## oak
## ARM
module ARM (
    input clk,
    input rst,
    output [31:0] imem_addr,
    input [31:0] imem_data,
    output [17:0] SRAM_ADDR,
    output [15:0] SRAM_DQ_O,
    input [15:0] SRAM_DQ_I,
    output SRAM_WE_N
);
export LEC_CHECK = 0
export ABC_AREA = 1
export CAP_MARGIN = 20
export CORE_MARGIN = 2
export CORE_UTILIZATION = 72
export CTS_CLUSTER_DIAMETER = 399
export CTS_CLUSTER_SIZE = 96
export HOLD_SLACK_MARGIN = -0.09
export PLACE_DENSITY_LB_ADDON = 0.22
export SETUP_SLACK_MARGIN = 3.48
export SLEW_MARGIN = 20
create_clock -name core_clock -period 11.7 [get_ports {clk}]
run.sh (not shown) runs the stock make flow with config.mk's settings and CLKGATE_MAP_FILE=.
oak did not run to completion, as it errored out during global routing (5_1_grt).
Setup changes, oak to pine
==> flow/config.mk <==
export PLATFORM = sky130hd
export DESIGN_NAME = ARM
export DESIGN_NICKNAME = ARM
export VERILOG_FILES = /design/flow/design.v
export SDC_FILE = /design/flow/constraint.sdc
export NUM_CORES = 4
export LEC_CHECK = 0
export CAP_MARGIN = 20
export CORE_MARGIN = 2
export CORE_UTILIZATION = 48
export SETUP_SLACK_MARGIN = -0.25
export SLEW_MARGIN = 20
==> flow/constraint.sdc <==
create_clock -name core_clock -period 13.8 [get_ports {clk}]
set_input_delay 2.7600 -clock core_clock [delete_from_list [all_inputs] [get_ports {clk}]]
set_output_delay 2.7600 -clock core_clock [all_outputs]
set_load 0.01 [all_outputs]
Notes after the runs:
Completing all stages was not enough for pine: its layout failed the final checks because of negative setup slack. From oak to pine the numbers moved as follows: core area shows an increase of 46,000 sq um; synthesized cell count lower; number of primary I/O pins was more or less identical; post-synthesis compound-gate area fraction lost 3.2 points. The run showing the greater simple logic cell fraction of the synthesized area is oak.
### pine -> birch
-- flow/config.mk --
<<< pine, line 8
export CAP_MARGIN = 20
export CORE_MARGIN = 2
export CORE_UTILIZATION = 48
export SETUP_SLACK_MARGIN = -0.25
export SLEW_MARGIN = 20
>>> birch, line 8
export CAP_MARGIN = 20
export CORE_MARGIN = 2
export CORE_UTILIZATION = 66
export SETUP_SLACK_MARGIN = 3.9
export SLEW_MARGIN = 20
==> flow/constraint.sdc <==
create_clock -name core_clock -period 14.1 [get_ports {clk}]
set_input_delay 2.8200 -clock core_clock [delete_from_list [all_inputs] [get_ports {clk}]]
set_output_delay 2.8200 -clock core_clock [all_outputs]
set_load 0.01 [all_outputs]
Results
birch did not finish; the tool stopped in clock tree synthesis (4_1_cts) with error DPL-0033.
birch vs pine, final weighted congestion in routability-driven placement went up by 0.19.
Note that the number of placed instances with taps included recorded for birch amounts to 0.932 times the value seen in pine.
Die size: birch is under pine
[diff] placeable core area, birch relative to pine: improvement
Comparing pine against birch, there is no change at all in sequential-to-total area share from yosys stat.
Half-perimeter wire length of the detailed placement result in birch is about 10% below pine.
> inputs changed (birch -> maple)
-- flow/config.mk --
<<< birch, line 8
export CAP_MARGIN = 20
export CORE_MARGIN = 2
export CORE_UTILIZATION = 66
export SETUP_SLACK_MARGIN = 3.9
export SLEW_MARGIN = 20
>>> maple, line 8
export CAP_MARGIN = 20
export CORE_MARGIN = 2
export CORE_UTILIZATION = 40
export PLACE_DENSITY = 0.6
export SETUP_SLACK_MARGIN = 0.4
export SLEW_MARGIN = 20
==> flow/constraint.sdc <==
create_clock -name core_clock -period 21.0 [get_ports {clk}]
set_input_delay 4.2000 -clock core_clock [delete_from_list [all_inputs] [get_ports {clk}]]
set_output_delay 4.2000 -clock core_clock [all_outputs]
set_load 0.01 [all_outputs]
## What came out
- maple: done, clean on timing, DRC and antenna
- Re number of cells produced by synthesis: no difference whatsoever between birch and maple.
- Area of placed instances down 8.9% in maple wrt birch
- maple against birch: count of standard-cell rows went up 33, post-detailed-placement half-perimeter wirelength decreased by 1.3% relative to the old numbers, die height up 90 microns, synthesized area stayed essentially flat, placed instance count -about 0.6%.
Relative to maple, the following input files were edited for cedar:
-- flow/config.mk --
<<< maple, line 9
export CORE_MARGIN = 2
export CORE_UTILIZATION = 40
export PLACE_DENSITY = 0.6
export SETUP_SLACK_MARGIN = 0.4
export SLEW_MARGIN = 20
>>> cedar, line 9
export CORE_MARGIN = 2
export CORE_UTILIZATION = 40
export SETUP_SLACK_MARGIN = 2.98
export SLEW_MARGIN = 20
==> flow/constraint.sdc <==
create_clock -name core_clock -period 11.4 [get_ports {clk}]
set_input_delay 2.2800 -clock core_clock [delete_from_list [all_inputs] [get_ports {clk}]]
set_output_delay 2.2800 -clock core_clock [all_outputs]
set_load 0.01 [all_outputs]
## What came out
| cedar | all stages done | FAIL | negative setup slack |
The cell depth of the worst setup path reported for cedar is greater than that of maple by about 13%.
Total power of the final layout on cedar is behind maple.
The final reports for cedar and maple show global-route total usage across every layer higher in the former.
The lower worst hold slack came out of maple.


Starting RTL as in the previous note.
## ARM
module ARM (
    input clk,
    input rst,
    output [31:0] imem_addr,
    input [31:0] imem_data,
    output [17:0] SRAM_ADDR,
    output [15:0] SRAM_DQ_O,
    input [15:0] SRAM_DQ_I,
    output SRAM_WE_N
);
make LEC_CHECK=0 CAP_MARGIN=15 CORE_MARGIN=2 CORE_UTILIZATION=71 CTS_CLUSTER_DIAMETER=210 CTS_CLUSTER_SIZE=31 SETUP_SLACK_MARGIN=-1.29 SLEW_MARGIN=20 finish   # period 13.9 ns
The starting point stopped in detailed placement on DPL-0033.
Change:
Settings changed: CAP_MARGIN 15 to 20, CORE_UTILIZATION 71 to 47, CTS_CLUSTER_DIAMETER 210 to unset, CTS_CLUSTER_SIZE 31 to unset, SETUP_SLACK_MARGIN -1.29 to 2.98.
Clock period 13.9 ns to 11.4 ns, I/O delays scaled along.
Effect: With this change the flow ended with an error in global routing (ODB-0269). Die area goes up by well over a third. Synthesized cell count does not change. Synthesized area does not change.


## run A
Starting RTL as in the previous note.
// ARM
module ARM (
    input clk,
    input rst,
    output [31:0] imem_addr,
    input [31:0] imem_data,
    output [17:0] SRAM_ADDR,
    output [15:0] SRAM_DQ_O,
    input [15:0] SRAM_DQ_I,
    output SRAM_WE_N
);
==> flow/config.mk <==
export PLATFORM = sky130hd
export DESIGN_NAME = ARM
export DESIGN_NICKNAME = ARM
export VERILOG_FILES = /design/flow/design.v
export SDC_FILE = /design/flow/constraint.sdc
export NUM_CORES = 4
export LEC_CHECK = 0
export CAP_MARGIN = 30
export CELL_PAD_IN_SITES_DETAIL_PLACEMENT = 2
export CORE_MARGIN = 2
export CORE_UTILIZATION = 40
export SLEW_MARGIN = 0
==> flow/constraint.sdc <==
create_clock -name core_clock -period 21.0 [get_ports {clk}]
set_input_delay 4.2000 -clock core_clock [delete_from_list [all_inputs] [get_ports {clk}]]
set_output_delay 4.2000 -clock core_clock [all_outputs]
set_load 0.01 [all_outputs]
Run A did not run to completion, as it errored out during global routing.
diff inputs: run A => run B
--- a/flow/config.mk
+++ b/flow/config.mk
@@ -6,7 +6,7 @@
 export NUM_CORES = 4
 export LEC_CHECK = 0
-export CAP_MARGIN = 30
-export CELL_PAD_IN_SITES_DETAIL_PLACEMENT = 2
+export CAP_MARGIN = 20
 export CORE_MARGIN = 2
-export CORE_UTILIZATION = 40
-export SLEW_MARGIN = 0
+export CORE_UTILIZATION = 59
+export SETUP_SLACK_MARGIN = 2.82
+export SLEW_MARGIN = 20
==> flow/constraint.sdc <==
create_clock -name core_clock -period 11.7 [get_ports {clk}]
set_input_delay 2.3400 -clock core_clock [delete_from_list [all_inputs] [get_ports {clk}]]
set_output_delay 2.3400 -clock core_clock [all_outputs]
set_load 0.01 [all_outputs]
Notes after the runs:
Number of standard-cell rows in the floorplan: lower on run B. | chip footprint | run B vs run A | 32% lower |. Synthesized cell count: run A vs run B identical. The flow ended early for run B: it failed with a tool error in global routing.
For run C, these inputs were changed with respect to run B:
--- a/flow/config.mk
+++ b/flow/config.mk
@@ -8,5 +8,6 @@
 export CAP_MARGIN = 20
 export CORE_MARGIN = 2
-export CORE_UTILIZATION = 59
-export SETUP_SLACK_MARGIN = 2.82
+export CORE_UTILIZATION = 29
+export PLACE_DENSITY = 0.6
+export SETUP_SLACK_MARGIN = 0.4
 export SLEW_MARGIN = 20
==> flow/constraint.sdc <==
create_clock -name core_clock -period 29.2 [get_ports {clk}]
set_input_delay 5.8400 -clock core_clock [delete_from_list [all_inputs] [get_ports {clk}]]
set_output_delay 5.8400 -clock core_clock [all_outputs]
set_load 0.01 [all_outputs]
Run C has completed all stages; timing, DRC and antenna checks passed. Going from run B to run C, area of the placeable core went up about 100%, total setup buffers inserted after CTS fell by 50, share of the core filled by cells before placement lost 30 points, chip area line of the yosys report held. Clock buffer count from CTS is lower on run B.
#### Input delta (run D over run C)
--- a/flow/config.mk
+++ b/flow/config.mk
@@ -8,6 +8,5 @@
 export CAP_MARGIN = 20
 export CORE_MARGIN = 2
-export CORE_UTILIZATION = 29
-export PLACE_DENSITY = 0.6
-export SETUP_SLACK_MARGIN = 0.4
+export CORE_UTILIZATION = 45
 export SLEW_MARGIN = 20
+export TNS_END_PERCENT = 5
==> flow/constraint.sdc <==
create_clock -name core_clock -period 11.4 [get_ports {clk}]
set_input_delay 2.2800 -clock core_clock [delete_from_list [all_inputs] [get_ports {clk}]]
set_output_delay 2.2800 -clock core_clock [all_outputs]
set_load 0.01 [all_outputs]
==> results <==
- Across run C and run D, a clean result was obtained everywhere but in run D.
- [flow] run D | stages: complete | final checks: fail | reason: setup timing
- Looking at layout buffering overhead excluding clock cells across run C and run D, the one that comes out higher is run D.
- Going from run C to run D, core utilization picked up an extra 29 points; worst hold slack lost 0.039 ns; width of the die lost about 20%; final cell count without fillers picked up an extra about 5.3%; required time of the critical path lost 8.87 ns.
Modified inputs, run E compared to run D
--- a/flow/config.mk
+++ b/flow/config.mk
@@ -8,5 +8,6 @@
 export CAP_MARGIN = 20
 export CORE_MARGIN = 2
-export CORE_UTILIZATION = 45
+export CORE_UTILIZATION = 53
+export PLACE_DENSITY = 0.6
+export SETUP_SLACK_MARGIN = 0.4
 export SLEW_MARGIN = 20
-export TNS_END_PERCENT = 5
==> flow/constraint.sdc <==
create_clock -name core_clock -period 16.5 [get_ports {clk}]
set_input_delay 3.3000 -clock core_clock [delete_from_list [all_inputs] [get_ports {clk}]]
set_output_delay 3.3000 -clock core_clock [all_outputs]
set_load 0.01 [all_outputs]
Flow for run E halted at global routing, error code GRT-0116. Per the comparison of run E with run D, floorplan-stage core utilization grew by 8.0 points; height of the die went down 7.8%; cell area reported after detailed placement dropped about 3%. Die area for run E is lower than for run D. From run E to run D, post-synthesis instance area did not move at all. CTS buffer count is higher on run D.
The following lists how run F was set up differently from run E:
--- a/flow/config.mk
+++ b/flow/config.mk
@@ -8,6 +8,6 @@
 export CAP_MARGIN = 20
 export CORE_MARGIN = 2
-export CORE_UTILIZATION = 53
+export CORE_UTILIZATION = 70
 export PLACE_DENSITY = 0.6
-export SETUP_SLACK_MARGIN = 0.4
+export SETUP_SLACK_MARGIN = -1.22
 export SLEW_MARGIN = 20
==> flow/constraint.sdc <==
create_clock -name core_clock -period 11.9 [get_ports {clk}]
set_input_delay 2.3800 -clock core_clock [delete_from_list [all_inputs] [get_ports {clk}]]
set_output_delay 2.3800 -clock core_clock [all_outputs]
set_load 0.01 [all_outputs]
Results
- As for a clean layout from run F and run E, there is none.
- No final results exist for run F, since it was stopped by error GRT-0116 during global routing.
- Run E | ERROR | global routing
- Looking at area of the core, run F sits about 25% lower than run E does.
- Run F gives less x dimension of the die than run E did.
- Run F against run E: number of cells in Yosys stat held steady, effective utilization at floorplan now sits higher, number of setup buffers added after CTS saw a decrease.
- Final weighted congestion of routability-driven global placement came out higher on run F than on run E.
- In the flow results for run F and run E, the cell total after placement is larger on run E.
- Total die size in run F is about 24% below run E.
Power figures rest on the tool's default switching activity, not on a simulated workload.
